Setup of lane 1:
## matrix_mul
module matrix_mul(
    input wire clk,
    input wire reset,
    input wire start,
    input wire [8:0][7:0] matrix_a,
    input wire [8:0][7:0] matrix_b,
    output reg [8:0][15:0] result,
    output reg done
);
export LEC_CHECK = 0
export CAP_MARGIN = 20
export CORE_MARGIN = 2
export CORE_UTILIZATION = 60
export CTS_CLUSTER_DIAMETER = 29
export CTS_CLUSTER_SIZE = 90
export PLACE_DENSITY = 0.6
export SETUP_SLACK_MARGIN = 1.26
export SLEW_MARGIN = 20
export TNS_END_PERCENT = 5
create_clock -name core_clock -period 4.39 [get_ports {clk}]
run.sh (not shown) runs the stock make flow with config.mk's settings and CLKGATE_MAP_FILE=.
Nothing crashed in lane 1 and all stages finished; the problem is that the final layout failed, the offending checks being negative setup slack.
Modified inputs, lane 2 compared to lane 1
# lane 1
export LEC_CHECK = 0
export CAP_MARGIN = 20
export CORE_MARGIN = 2
export CORE_UTILIZATION = 60
export CTS_CLUSTER_DIAMETER = 29
export CTS_CLUSTER_SIZE = 90
export PLACE_DENSITY = 0.6
export SETUP_SLACK_MARGIN = 1.26
export SLEW_MARGIN = 20
export TNS_END_PERCENT = 5
create_clock -name core_clock -period 4.39 [get_ports {clk}]
# lane 2
export LEC_CHECK = 0
export CAP_MARGIN = 20
export CORE_MARGIN = 2
export CORE_UTILIZATION = 57
export CTS_CLUSTER_DIAMETER = 241
export CTS_CLUSTER_SIZE = 98
export PLACE_DENSITY = 0.6
export SLEW_MARGIN = 20
create_clock -name core_clock -period 4.39 [get_ports {clk}]
Results
Re maximum net fanout on the critical path: lane 2 is 1 up on lane 1. sky130_fd_sc_hd__fa_2 as the slowest cell on the critical path was reported by lane 2, and sky130_fd_sc_hd__fa_1 by lane 1. Lane 1 ended up with fewer cell instances than lane 2 did. In lane 2 the implementation completed, yet the final layout does not meet the checks, the culprit being negative setup slack. Finished, but not clean: lane 1, with negative setup slack. In lane 2 the shortest clock period the worst path allows after layout turned out 0.20 ns lower than in lane 1.
## Diff of input files: lane 3 against lane 2
# lane 2
export LEC_CHECK = 0
export CAP_MARGIN = 20
export CORE_MARGIN = 2
export CORE_UTILIZATION = 57
export CTS_CLUSTER_DIAMETER = 241
export CTS_CLUSTER_SIZE = 98
export PLACE_DENSITY = 0.6
export SLEW_MARGIN = 20
create_clock -name core_clock -period 4.39 [get_ports {clk}]
# lane 3
export LEC_CHECK = 0
export ABC_AREA = 1
export CAP_MARGIN = 20
export CORE_MARGIN = 2
export CORE_UTILIZATION = 69
export CTS_CLUSTER_DIAMETER = 241
export CTS_CLUSTER_SIZE = 98
export PLACE_DENSITY = 0.39
export SLEW_MARGIN = 20
export TNS_END_PERCENT = 10
create_clock -name core_clock -period 4.79 [get_ports {clk}]
Findings:
Width of the die sits lower in lane 3 than in lane 2. Re synthesized area: lane 2 and lane 3 aren't equal, and the lower value belongs to lane 2. Going from lane 2 to lane 3, share of synthesized cell area in and, or, nand and nor gates grows by 17 points. For lane 3, the flow was terminated by a tool error in 4_1_cts and produced no final design. On synthesized-area fraction occupied by xor and xnor cells: lane 3 sits below lane 2. Summary — cell area reported after detailed placement, lane 3 relative to lane 2: higher, by 1.3%. Post-synthesis chip area from yosys: lower on lane 2. Lane 3 vs lane 2 — post-synthesis cell count rose 51%. Fraction of synthesized area in multiplexers (higher): lane 2. Number of cells after detailed placement on lane 3 is up relative to lane 2. Largest combinational cell category by area: simple AND/OR/NAND/NOR gates -> lane 3, multiplexers -> lane 2. Area fraction in compound gates, lane 2 and lane 3: larger value in lane 3.
Input changes introduced in lane 4 (baseline for comparison: lane 3):
# lane 3
export LEC_CHECK = 0
export ABC_AREA = 1
export CAP_MARGIN = 20
export CORE_MARGIN = 2
export CORE_UTILIZATION = 69
export CTS_CLUSTER_DIAMETER = 241
export CTS_CLUSTER_SIZE = 98
export PLACE_DENSITY = 0.39
export SLEW_MARGIN = 20
export TNS_END_PERCENT = 10
create_clock -name core_clock -period 4.79 [get_ports {clk}]
# lane 4
export LEC_CHECK = 0
export CAP_MARGIN = 20
export CORE_MARGIN = 2
export CORE_UTILIZATION = 66
export SLEW_MARGIN = 20
export TNS_END_PERCENT = 70
create_clock -name core_clock -period 6.67 [get_ports {clk}]
[summary]
- Run status, lane 4: aborted in 5_1_grt, error GRT-0232
- Diff lane 3..lane 4 | total die area | negligible
- Area of the core ends up higher on lane 4.
- Looking at dominant non-sequential cell family after synthesis, the multiplexers result is from lane 4; the simple AND/OR/NAND/NOR gates one comes from lane 3.
- Lower area fraction in mux cells goes to lane 3 over lane 4.
The inputs of lane 5 differ from those of lane 4 as listed below.
# lane 4
export LEC_CHECK = 0
export CAP_MARGIN = 20
export CORE_MARGIN = 2
export CORE_UTILIZATION = 66
export SLEW_MARGIN = 20
export TNS_END_PERCENT = 70
create_clock -name core_clock -period 6.67 [get_ports {clk}]
# lane 5
export LEC_CHECK = 0
export CAP_MARGIN = 20
export CORE_MARGIN = 2
export CORE_UTILIZATION = 60
export PLACE_DENSITY = 0.6
export SLEW_MARGIN = 20
create_clock -name core_clock -period 5.71 [get_ports {clk}]
==> results <==
- In lane 5 the implementation ran to completion but is not tape-out ready, as the final checks report negative setup slack.
- As far as average cell area after synthesis goes, lane 5 and lane 4 are indistinguishable; the numbers are identical.
- Per the comparison of lane 5 with lane 4, pre-placement core utilization moved down; sum of net half-perimeters after detailed placement moved down; area of the die moved up; hold buffer count at cts level.
- Any difference in area fraction in and, or, nand and nor cells between lane 5 and lane 4 is small enough to ignore.
- As of lane 5, total of cells resized after clock tree synthesis had risen by more than half compared to lane 4.
- Compared lane 4 against lane 5; synthesized cell count within noise.

Starting RTL as in the previous note.
==> flow/config.mk <==
export PLATFORM = sky130hd
export DESIGN_NAME = matrix_mul
export DESIGN_NICKNAME = matrix_mul
export VERILOG_FILES = /design/flow/design.v
export SDC_FILE = /design/flow/constraint.sdc
export NUM_CORES = 4
export LEC_CHECK = 0
export CAP_MARGIN = 20
export CELL_PAD_IN_SITES_GLOBAL_PLACEMENT = 0
export CORE_ASPECT_RATIO = 1.9
export CORE_MARGIN = 2
export CORE_UTILIZATION = 45
export CTS_CLUSTER_DIAMETER = 336
export CTS_CLUSTER_SIZE = 71
export GPL_TIMING_DRIVEN = 1
export MAX_ROUTING_LAYER = met5
export PLACE_DENSITY = 0.41
export SETUP_SLACK_MARGIN = 0.72
export SLEW_MARGIN = 20
export TNS_END_PERCENT = 5
==> flow/constraint.sdc <==
create_clock -name core_clock -period 4.44 [get_ports {clk}]
set_input_delay 0.8880 -clock core_clock [delete_from_list [all_inputs] [get_ports {clk}]]
set_output_delay 0.8880 -clock core_clock [all_outputs]
set_load 0.01 [all_outputs]
The first run ran to the end with violations: setup timing.
Next try:
CORE_ASPECT_RATIO = 1.98   (was 1.9)
CORE_UTILIZATION = 58   (was 45)
SETUP_SLACK_MARGIN = unset   (was 0.72)
Outcome:
- The changed run reached the layout checks and failed them: setup timing
- via count rose by 5.5%
- count of clock-buffer cells in the layout is unchanged
- sequential share of layout area rose by 0.58 points
- global-route usage rose by 7.7 points
- routed wire length rose by 5.4%
- register-to-register slack gets worse by 0.14 ns
Next try:
CELL_PAD_IN_SITES_DETAIL_PLACEMENT = 2   (was unset)
CORE_ASPECT_RATIO = 0.5   (was 1.98)
CORE_MARGIN = 7   (was 2)
CORE_UTILIZATION = 20   (was 58)
CTS_CLUSTER_DIAMETER = unset   (was 336)
CTS_CLUSTER_SIZE = unset   (was 71)
GPL_TIMING_DRIVEN = 0   (was 1)
HOLD_SLACK_MARGIN = 0.17   (was unset)
PLACE_DENSITY = unset   (was 0.41)
PLACE_DENSITY_LB_ADDON = 0.28   (was unset)
SETUP_SLACK_MARGIN = 1.09   (was unset)
SLEW_MARGIN = 10   (was 20)
TNS_END_PERCENT = unset   (was 5)
Effect: The new run ran to the end with violations: setup timing; setup slack degrades by 0.33 ns; non-clock buffer count came out lower by 7.
Next try:
CELL_PAD_IN_SITES_DETAIL_PLACEMENT = unset   (was 2)
CORE_ASPECT_RATIO = 1.48   (was 0.5)
CORE_MARGIN = 2   (was 7)
CORE_UTILIZATION = 58   (was 20)
CTS_CLUSTER_SIZE = 87   (was unset)
GPL_TIMING_DRIVEN = 1   (was 0)
HOLD_SLACK_MARGIN = unset   (was 0.17)
PLACE_DENSITY = 0.41   (was unset)
PLACE_DENSITY_LB_ADDON = unset   (was 0.28)
SETUP_SLACK_MARGIN = 1.29   (was 1.09)
SLEW_MARGIN = 20   (was 10)
TNS_END_PERCENT = 5   (was unset)
The changed run reached the layout checks and failed them: setup timing.
Final cell count decreases by 24%.
Synthesized area stays the same.
Worst setup slack gets better by 0.26 ns.
Count of clock-buffer cells in the layout increases by 1.
Synthesized cell count stays the same.
Design area decreases by 1.1%.
Next try:
CORE_ASPECT_RATIO = 1.99   (was 1.48)
CORE_UTILIZATION = 56   (was 58)
CTS_CLUSTER_DIAMETER = 336   (was unset)
CTS_CLUSTER_SIZE = 71   (was 87)
SETUP_SLACK_MARGIN = unset   (was 1.29)
The new run completed and failed the layout checks on setup timing. Via count came out lower by roughly a tenth. Wire length goes down by about a fifth. Sequential share of layout area came out higher by 1.5 points. Count of clock-buffer cells in the layout decreases by 1.

matrix_mul again, from the RTL that the note above started with.
==> flow/config.mk <==
export PLATFORM = sky130hd
export DESIGN_NAME = matrix_mul
export DESIGN_NICKNAME = matrix_mul
export VERILOG_FILES = /design/flow/design.v
export SDC_FILE = /design/flow/constraint.sdc
export NUM_CORES = 4
export LEC_CHECK = 0
export CAP_MARGIN = 20
export CELL_PAD_IN_SITES_GLOBAL_PLACEMENT = 0
export CORE_ASPECT_RATIO = 0.86
export CORE_MARGIN = 2
export CORE_UTILIZATION = 66
export CTS_CLUSTER_DIAMETER = 125
export GPL_TIMING_DRIVEN = 1
export MAX_ROUTING_LAYER = met4
export SLEW_MARGIN = 20
export TNS_END_PERCENT = 75
==> flow/constraint.sdc <==
create_clock -name core_clock -period 6.57 [get_ports {clk}]
set_input_delay 1.3140 -clock core_clock [delete_from_list [all_inputs] [get_ports {clk}]]
set_output_delay 1.3140 -clock core_clock [all_outputs]
set_load 0.01 [all_outputs]
The baseline failed in global routing (5_1_grt).
Rerun with:
CELL_PAD_IN_SITES_GLOBAL_PLACEMENT = not set   (was 0)
CORE_ASPECT_RATIO = not set   (was 0.86)
CORE_UTILIZATION = 37   (was 66)
CTS_CLUSTER_DIAMETER = not set   (was 125)
GPL_TIMING_DRIVEN = not set   (was 1)
MAX_ROUTING_LAYER = not set   (was met4)
PLACE_DENSITY = 0.6   (was not set)
TNS_END_PERCENT = not set   (was 75)
clock period = 7.91 ns   (was 6.57 ns; I/O delays follow)
=> The new run ran to the end with no violations; synthesized cell count does not change; area after synthesis is unchanged; die size rises by about 80%.
Rerun with:
CORE_UTILIZATION = 40   (was 37)
PLACE_DENSITY = not set   (was 0.6)
SETUP_SLACK_MARGIN = 2.41   (was not set)
SLEW_MARGIN = 15   (was 20)
clock period = 10.0 ns   (was 7.91 ns; I/O delays follow)
Result: Routed wire length rises by 0.97%. Clock skew went up by 0.0059 ns. Global-route usage is higher by 1.6 points. Worst setup slack gets better by 2.3 ns. First-iteration DRC count goes up by 20%. Utilization rises by 4.3 points.
Rerun with:
CELL_PAD_IN_SITES_GLOBAL_PLACEMENT = 2   (was not set)
CORE_MARGIN = 8   (was 2)
CTS_CLUSTER_DIAMETER = 31   (was not set)
The changed run produced a clean layout.
Fmax decreases by 0.33%.
Wire length is higher by 6.9%.
Setup slack gets worse by 0.024 ns.
Hold slack improved by 0.011 ns.
Synthesized cell count does not change.
Cell area goes up by 0.49%.
Core utilization shrinks by 0.58 points.
Global-route usage shrinks by 1.3 points.
Die size goes up by 14%.
Cell count went up by 0.37%.
Rerun with:
CELL_PAD_IN_SITES_GLOBAL_PLACEMENT = not set   (was 2)
CORE_MARGIN = 2   (was 8)
CTS_CLUSTER_DIAMETER = not set   (was 31)
PLACE_DENSITY = 0.6   (was not set)
SETUP_SLACK_MARGIN = not set   (was 2.41)
SLEW_MARGIN = 20   (was 15)
What happened: Global-route usage went up by 1.1 points. Clock-buffer cell count came out lower by 6. Area after synthesis is unchanged.

## job 9072
Starting RTL as in the previous note.
Design matrix_mul, start of the top module:
module matrix_mul(
    input wire clk,
    input wire reset,
    input wire start,
    input wire [8:0][7:0] matrix_a,
    input wire [8:0][7:0] matrix_b,
    output reg [8:0][15:0] result,
    output reg done
);
clock: 5.76 ns
lec_check: 0
abc_area: 1
cap_margin: 25
cell_pad_in_sites_detail_placement: 2
cell_pad_in_sites_global_placement: 1
core_aspect_ratio: 0.5
core_margin: 8
core_utilization: 20
cts_cluster_size: 51
gpl_routability_driven: 0
gpl_timing_driven: 0
hold_slack_margin: 0.17
max_routing_layer: met5
min_routing_layer: met1
place_density_lb_addon: 0.28
slew_margin: 10
tns_end_percent: 70
| job 9072 | all stages done | FAIL | negative setup slack |
The inputs of job 7168 differ from those of job 9072 as listed below.
# job 9072
export LEC_CHECK = 0
export ABC_AREA = 1
export CAP_MARGIN = 25
export CELL_PAD_IN_SITES_DETAIL_PLACEMENT = 2
export CELL_PAD_IN_SITES_GLOBAL_PLACEMENT = 1
export CORE_ASPECT_RATIO = 0.5
export CORE_MARGIN = 8
export CORE_UTILIZATION = 20
export CTS_CLUSTER_SIZE = 51
export GPL_ROUTABILITY_DRIVEN = 0
export GPL_TIMING_DRIVEN = 0
export HOLD_SLACK_MARGIN = 0.17
export MAX_ROUTING_LAYER = met5
export MIN_ROUTING_LAYER = met1
export PLACE_DENSITY_LB_ADDON = 0.28
export SLEW_MARGIN = 10
export TNS_END_PERCENT = 70
create_clock -name core_clock -period 5.76 [get_ports {clk}]
# job 7168
export LEC_CHECK = 0
export CAP_MARGIN = 20
export CELL_PAD_IN_SITES_GLOBAL_PLACEMENT = 0
export CORE_ASPECT_RATIO = 0.5
export CORE_MARGIN = 2
export CORE_UTILIZATION = 32
export GPL_TIMING_DRIVEN = 0
export MAX_ROUTING_LAYER = met5
export PLACE_DENSITY = 0.41
export SETUP_SLACK_MARGIN = 1.09
export SLEW_MARGIN = 20
create_clock -name core_clock -period 4.44 [get_ports {clk}]
## What came out
None of the runs job 9072 and job 7168 ends with a clean layout. Largest family of logic cells by area = simple AND/OR/NAND/NOR gates: job 9072; largest family of logic cells by area = multiplexers: job 7168. Looking at synthesized cell count across job 9072 and job 7168, the one that comes out lower is job 7168. Between job 9072 and job 7168, total global routing track utilization is higher for job 7168, job 9072 comes in under that. The run showing the smaller first-pass GRT wire length is job 7168. Share of synthesized cell area in and, or, nand and nor gates was higher in the run labelled job 9072. Job 7168: met2 track demand over resource in global routing is 4.3 points higher than what job 9072 reported. Of job 9072 and job 7168, the run reporting the lower count of different cell masters after synthesis was job 9072. Compared job 7168 vs job 9072, and worst endpoint required time is down in job 7168.
Inputs modified between job 7168 and job 6689:
# job 7168
export LEC_CHECK = 0
export CAP_MARGIN = 20
export CELL_PAD_IN_SITES_GLOBAL_PLACEMENT = 0
export CORE_ASPECT_RATIO = 0.5
export CORE_MARGIN = 2
export CORE_UTILIZATION = 32
export GPL_TIMING_DRIVEN = 0
export MAX_ROUTING_LAYER = met5
export PLACE_DENSITY = 0.41
export SETUP_SLACK_MARGIN = 1.09
export SLEW_MARGIN = 20
create_clock -name core_clock -period 4.44 [get_ports {clk}]
# job 6689
export LEC_CHECK = 0
export CAP_MARGIN = 20
export CELL_PAD_IN_SITES_GLOBAL_PLACEMENT = 0
export CORE_ASPECT_RATIO = 0.5
export CORE_MARGIN = 2
export CORE_UTILIZATION = 45
export CTS_CLUSTER_DIAMETER = 336
export CTS_CLUSTER_SIZE = 71
export GPL_TIMING_DRIVEN = 1
export MAX_ROUTING_LAYER = met5
export PLACE_DENSITY = 0.41
export SLEW_MARGIN = 20
export TNS_END_PERCENT = 5
create_clock -name core_clock -period 4.44 [get_ports {clk}]
==> comparison <==
- Job 6689 vs job 7168 — layout overhead on the synthesized area dropped 3.8 points.
- Job 6689 finished all stages; however, its layout fails the closing checks, the failures being negative setup slack.
- Relative to job 7168, the length of routed met3 wiring measured on job 6689 has increased by more than 10%.
